==> trial 58 <==
==> flow/design.v <==
module baud_gen #(
    parameter DIV_WIDTH = 20
)(
    input  wire                 clk,
    input  wire                 rst_n,
    input  wire [DIV_WIDTH-1:0] divisor,
    output reg                  tick_16x
);
    reg [DIV_WIDTH-1:0] counter;
    always @(posedge clk or negedge rst_n) begin
        if (!rst_n) begin
            counter  <= 0;
            tick_16x <= 0;
        end else begin
            if (divisor <= 1) begin
                tick_16x <= 1'b0;
                counter  <= 0;
            end
            else if (counter == divisor - 1) begin
                tick_16x <= 1'b1;
                counter  <= 0;
            end 
            else begin
                tick_16x <= 1'b0;
                counter  <= counter + 1;
            end
        end
    end
endmodule
module sync_fifo #(
    parameter DATA_WIDTH = 8,
    parameter DEPTH      = 16
)(
    input  wire                  clk,
    input  wire                  rst_n,
    input  wire                  wr_en,
    input  wire [DATA_WIDTH-1:0] din,
    input  wire                  rd_en,
    output wire [DATA_WIDTH-1:0] dout,  
    output wire                  full,
    output wire                  empty
);
    localparam PTR_WIDTH = $clog2(DEPTH);
    reg [DATA_WIDTH-1:0] mem [0:DEPTH-1];
    reg [PTR_WIDTH:0]    count;
    reg [PTR_WIDTH-1:0]  wr_ptr, rd_ptr;
    assign dout  = mem[rd_ptr];
    assign full  = (count == DEPTH);
    assign empty = (count == 0);
    always @(posedge clk or negedge rst_n) begin
        if (!rst_n) begin
            count  <= 0;
            wr_ptr <= 0;
            rd_ptr <= 0;
        end else begin
            case ({wr_en && !full, rd_en && !empty})
                2'b10: begin  
                    mem[wr_ptr] <= din;
                    wr_ptr      <= (wr_ptr == DEPTH-1) ? 0 : wr_ptr + 1;
                    count       <= count + 1;
                end
                2'b01: begin  
                    rd_ptr      <= (rd_ptr == DEPTH-1) ? 0 : rd_ptr + 1;
                    count       <= count - 1;
                end
                2'b11: begin  
                    mem[wr_ptr] <= din;
                    wr_ptr      <= (wr_ptr == DEPTH-1) ? 0 : wr_ptr + 1;
                    rd_ptr      <= (rd_ptr == DEPTH-1) ? 0 : rd_ptr + 1;
                end
                default: ; 
            endcase
        end
    end
endmodule
module uart_tx (
    input  wire       clk,
    input  wire       rst_n,
    input  wire       tx_start,     
    input  wire [7:0] din,          
    input  wire       s_tick,
    output reg        tx_busy,     
    output reg        tx
);
    localparam [1:0] IDLE=0, START=1, DATA=2, STOP=3;
    reg [1:0] state, next_state;
    reg [3:0] s_count;
    reg [2:0] n_count;
    reg [7:0] tx_reg;
    always @(posedge clk or negedge rst_n) begin
        if (!rst_n) begin
            state   <= IDLE;
            s_count <= 0;
            n_count <= 0;
            tx_reg  <= 0;
            tx      <= 1'b1;
        end else begin
            state <= next_state;
            case (state)
                IDLE: begin
                    tx <= 1'b1;
                    if (tx_start) begin
                        tx_reg  <= din;
                        s_count <= 0;
                    end
                end
                START: begin
                    tx <= 1'b0;
                    n_count <= 0; 
                    if (s_tick) s_count <= (s_count == 15) ? 0 : s_count + 1;
                end
                DATA: begin
                    tx <= tx_reg[0];  
                    if (s_tick) begin
                        if (s_count == 15) begin
                            s_count <= 0;
                            tx_reg  <= tx_reg >> 1;
                            if (n_count < 7) n_count <= n_count + 1;
                        end else s_count <= s_count + 1;
                    end
                end
                STOP: begin
                    tx <= 1'b1;
                    if (s_tick) begin
                        if (s_count == 15) s_count <= 0;
                        else s_count <= s_count + 1;
                    end
                end
            endcase
        end
    end
    always @(*) begin
        next_state = state;
        tx_busy    = 1'b1; 
        case (state)
            IDLE: begin
                tx_busy = 1'b0; 
                if (tx_start) next_state = START;
            end
            START: if (s_tick && s_count == 15) next_state = DATA;
            DATA:  if (s_tick && s_count == 15 && n_count == 7) next_state = STOP;
            STOP:  if (s_tick && s_count == 15) next_state = IDLE;
        endcase
    end
endmodule
module uart_rx (
    input  wire       clk,
    input  wire       rst_n,
    input  wire       rx,          
    input  wire       s_tick,
    output reg  [7:0] dout,
    output reg        rx_done_tick
);
    localparam [1:0] IDLE=0, START=1, DATA=2, STOP=3;
    reg [1:0] state, next_state;
    reg [3:0] s_count;
    reg [2:0] n_count;
    reg [7:0] rx_reg;
    always @(posedge clk or negedge rst_n) begin
        if (!rst_n) begin
            state   <= IDLE;
            s_count <= 0;
            n_count <= 0;
            rx_reg  <= 0;
            dout    <= 0;
            rx_done_tick <= 0;
        end else begin
            state <= next_state;
            rx_done_tick <= 1'b0;
            case (state)
                IDLE: if (~rx) s_count <= 0;
                START: begin
                    n_count <= 0;  
                    if (s_tick) s_count <= (s_count == 7) ? 0 : s_count + 1;
                end
                DATA: if (s_tick) begin
                    if (s_count == 15) begin
                        s_count <= 0;
                        rx_reg <= {rx, rx_reg[7:1]};
                        if (n_count < 7) n_count <= n_count + 1;
                    end else s_count <= s_count + 1;
                end
                STOP: if (s_tick) begin
                    if (s_count == 15) begin
                         rx_done_tick <= 1'b1;
                         dout <= rx_reg;
                         s_count <= 0;
                    end else s_count <= s_count + 1;
                end
            endcase
        end
    end
    always @(*) begin
        next_state = state;
        case (state)
            IDLE:  if (~rx) next_state = START;
            START: if (s_tick && s_count == 7) next_state = (~rx) ? DATA : IDLE;
            DATA:  if (s_tick && s_count == 15 && n_count == 7) next_state = STOP;
            STOP:  if (s_tick && s_count == 15) next_state = IDLE;
        endcase
    end
endmodule
    module apb_uart (
    input  wire        pclk,
    input  wire        presetn,
    input  wire [31:0] paddr,
    input  wire        psel,
    input  wire        penable,
    input  wire        pwrite,
    input  wire [31:0] pwdata,
    output reg  [31:0] prdata,
    output wire        pready,
    output wire        pslverr,
    output wire        tx_o,
    input  wire        rx_i
);
    initial begin
        if (16 < 2) $error("FIFO DEPTH must be >= 2");
    end
    wire rst_n = presetn; 
    assign pready  = 1'b1;   
    assign pslverr = 1'b0;
    reg rx_sync1, rx_sync2;
    always @(posedge pclk or negedge rst_n) begin
        if (!rst_n) begin
            rx_sync1 <= 1'b1;
            rx_sync2 <= 1'b1;
        end else begin
            rx_sync1 <= rx_i;
            rx_sync2 <= rx_sync1; 
        end
    end
    reg  [19:0] baud_divisor;
    wire        s_tick;
    wire [7:0]  tx_fifo_out, rx_fifo_out, rx_data_raw;
    wire        tx_full, tx_empty, rx_full, rx_empty;
    wire        rx_done_tick;
    wire        uart_tx_busy;
    reg         tx_fifo_rd_en;
    reg         uart_tx_start;
    reg  [7:0]  uart_tx_data_latched;
    wire wr_en = psel & penable & pwrite;
    wire rd_en = psel & penable & ~pwrite;
    wire [3:0] addr = paddr[3:0];
    localparam [1:0] S_TX_IDLE = 0, S_TX_POP = 1, S_TX_START = 2;
    reg [1:0] tx_fsm_state;
    always @(posedge pclk or negedge rst_n) begin
        if (!rst_n) begin
            tx_fsm_state   <= S_TX_IDLE;
            tx_fifo_rd_en  <= 0;
            uart_tx_start  <= 0;
            uart_tx_data_latched <= 0;
        end else begin
            tx_fifo_rd_en <= 0;
            uart_tx_start <= 0;
            case (tx_fsm_state)
                S_TX_IDLE: begin
                    if (!tx_empty && !uart_tx_busy && !uart_tx_start) begin  
                        tx_fifo_rd_en <= 1; 
                        uart_tx_data_latched <= tx_fifo_out;
                        tx_fsm_state <= S_TX_START;
                    end
                end
                S_TX_START: begin
                    uart_tx_start <= 1; 
                    tx_fsm_state  <= S_TX_IDLE;
                end
                default: tx_fsm_state <= S_TX_IDLE;
            endcase
        end
    end
    always @(posedge pclk or negedge rst_n) begin
        if (!rst_n) baud_divisor <= 20'd325;
        else if (wr_en && addr == 4'h08) baud_divisor <= pwdata[19:0];
    end
    always @(*) begin
        prdata = 32'b0;
        case (addr)
            4'h00: prdata = {24'b0, rx_fifo_out}; 
            4'h04: prdata = {30'b0, rx_empty, tx_full};
            4'h08: prdata = {12'b0, baud_divisor};
            default: prdata = 32'b0;
        endcase
    end
    baud_gen #(.DIV_WIDTH(20)) u_baud (
        .clk(pclk), .rst_n(rst_n),
        .divisor(baud_divisor), .tick_16x(s_tick)
    );
    sync_fifo #(.DATA_WIDTH(8), .DEPTH(16)) u_tx_fifo (
        .clk(pclk), .rst_n(rst_n),
        .wr_en(wr_en && (addr == 4'h00)),
        .din(pwdata[7:0]),
        .rd_en(tx_fifo_rd_en), 
        .dout(tx_fifo_out), 
        .full(tx_full), .empty(tx_empty)
    );
    uart_tx u_tx (
        .clk(pclk), .rst_n(rst_n),
        .tx_start(uart_tx_start),
        .din(uart_tx_data_latched),
        .s_tick(s_tick),
        .tx_busy(uart_tx_busy),
        .tx(tx_o)
    );
    sync_fifo #(.DATA_WIDTH(8), .DEPTH(16)) u_rx_fifo (
        .clk(pclk), .rst_n(rst_n),
        .wr_en(rx_done_tick),
        .din(rx_data_raw),
        .rd_en(rd_en && (addr == 4'h00)),
        .dout(rx_fifo_out),
        .full(rx_full), .empty(rx_empty)
    );
    uart_rx u_rx (
        .clk(pclk), .rst_n(rst_n),
        .rx(rx_sync2), 
        .s_tick(s_tick),
        .dout(rx_data_raw),
        .rx_done_tick(rx_done_tick)
    );
endmodule
==> flow/run.sh <==
#!/bin/bash
# the make line also repeats each setting of config.mk as NAME=value (left out here)
make -C /OpenROAD-flow-scripts/flow DESIGN_CONFIG=/design/flow/config.mk WORK_HOME=/design/flow/orfs CLKGATE_MAP_FILE= finish
==> flow/config.mk <==
export PLATFORM = sky130hd
export DESIGN_NAME = apb_uart
export DESIGN_NICKNAME = apb_uart
export VERILOG_FILES = /design/flow/design.v
export SDC_FILE = /design/flow/constraint.sdc
export NUM_CORES = 4
export LEC_CHECK = 0
export ABC_AREA = 1
export CAP_MARGIN = 40
export CORE_MARGIN = 2
export CORE_UTILIZATION = 72
export CTS_CLUSTER_DIAMETER = 361
export CTS_CLUSTER_SIZE = 15
export GPL_ROUTABILITY_DRIVEN = 0
export HOLD_SLACK_MARGIN = 0.3
export PLACE_DENSITY_LB_ADDON = 0.01
export SETUP_SLACK_MARGIN = -0.19
export SLEW_MARGIN = 20
==> flow/constraint.sdc <==
create_clock -name core_clock -period 2.73 [get_ports {pclk}]
set_input_delay 0.5460 -clock core_clock [delete_from_list [all_inputs] [get_ports {pclk}]]
set_output_delay 0.5460 -clock core_clock [all_outputs]
set_load 0.01 [all_outputs]
==> inputs of build 7, as changes to trial 58 <==
CAP_MARGIN = 20   (was 40)
CORE_UTILIZATION = 68   (was 72)
CTS_CLUSTER_DIAMETER = unset   (was 361)
GPL_ROUTABILITY_DRIVEN = unset   (was 0)
HOLD_SLACK_MARGIN = unset   (was 0.3)
PLACE_DENSITY_LB_ADDON = unset   (was 0.01)
SETUP_SLACK_MARGIN = unset   (was -0.19)
==> flow/constraint.sdc (replaced) <==
create_clock -name core_clock -period 2.72 [get_ports {pclk}]
set_input_delay 0.5440 -clock core_clock [delete_from_list [all_inputs] [get_ports {pclk}]]
set_output_delay 0.5440 -clock core_clock [all_outputs]
set_load 0.01 [all_outputs]
==> inputs of build 18, as changes to trial 58 <==
ABC_AREA = unset   (was 1)
CAP_MARGIN = 20   (was 40)
CORE_UTILIZATION = 63   (was 72)
CTS_CLUSTER_DIAMETER = unset   (was 361)
CTS_CLUSTER_SIZE = unset   (was 15)
GPL_ROUTABILITY_DRIVEN = unset   (was 0)
HOLD_SLACK_MARGIN = unset   (was 0.3)
PLACE_DENSITY_LB_ADDON = unset   (was 0.01)
SETUP_SLACK_MARGIN = unset   (was -0.19)
==> flow/constraint.sdc (replaced) <==
create_clock -name core_clock -period 4.88 [get_ports {pclk}]
set_input_delay 0.9760 -clock core_clock [delete_from_list [all_inputs] [get_ports {pclk}]]
set_output_delay 0.9760 -clock core_clock [all_outputs]
set_load 0.01 [all_outputs]
==> results.sh <==
# physical design summary
export IMPL_r2r_slack_ns=-0.03
export IMPL_setup_violations=13
export IMPL_p_comb_share_pct=20.3
export IMPL_finalWorstSetupSlack_ns=-0.393
export IMPL_vias=13300
export IMPL_check_faults="negative setup slack"
export IMPL_finish_utilization_pct=85.5
export IMPL_status="finished with violations"
export IMPL_holdPathStages=0
export IMPL_placed_cell_area_mm2=0.0189
export IMPL_worst_path_buf_inv=5
(the above is from trial 58)
==> results.sh <==
# physical design summary
export IMPL_setup_violations=0
export IMPL_finish_utilization_pct=72.0
export IMPL_tightest_slew_ns=1.05
export IMPL_vias=11000
export IMPL_topCellsByArea="edfxtp_1 45%, dfrtp_1 17%, mux2_2 3.0%, ha_1 2.7%, nand2_1 2.7%"
export IMPL_rr_worst_depth=10
export IMPL_finalWorstSetupSlack_ns=0.323
export IMPL_status="no timing/DRC/antenna violations"
export IMPL_grt_pass1_vias=10900
export IMPL_nMultiInputCombCells=844
export IMPL_wl_per_cell_um=21.2
export IMPL_holdPathStages=0
export IMPL_worst_path_buf_inv=2
export IMPL_wl_mm=37.7
(the above is from build 18)
==> results.sh <==
# physical design summary
export IMPL_p_comb_share_pct=20.5
export IMPL_r2r_slack_ns=0.07
export IMPL_route_met2_wl_mm=21.4
export IMPL_vias=13300
export IMPL_status="finished with violations"
export IMPL_finish_utilization_pct=83.1
export IMPL_worst_path_buf_inv=5
export IMPL_min_period_ns=3.32
export IMPL_final_clk_cell_share_pct=5.56
export IMPL_wl_mm=44.0
export IMPL_met3_usage_pct=4.11
export IMPL_setup_violations=8
export IMPL_finalWorstSetupSlack_ns=-0.599
export IMPL_check_faults="negative setup slack"
export IMPL_placed_cell_area_mm2=0.0190
export IMPL_whs_ns=0.0789
export IMPL_yosysUniqueCellTypes=51
export IMPL_synth_warnings=6
(the above is from build 7)
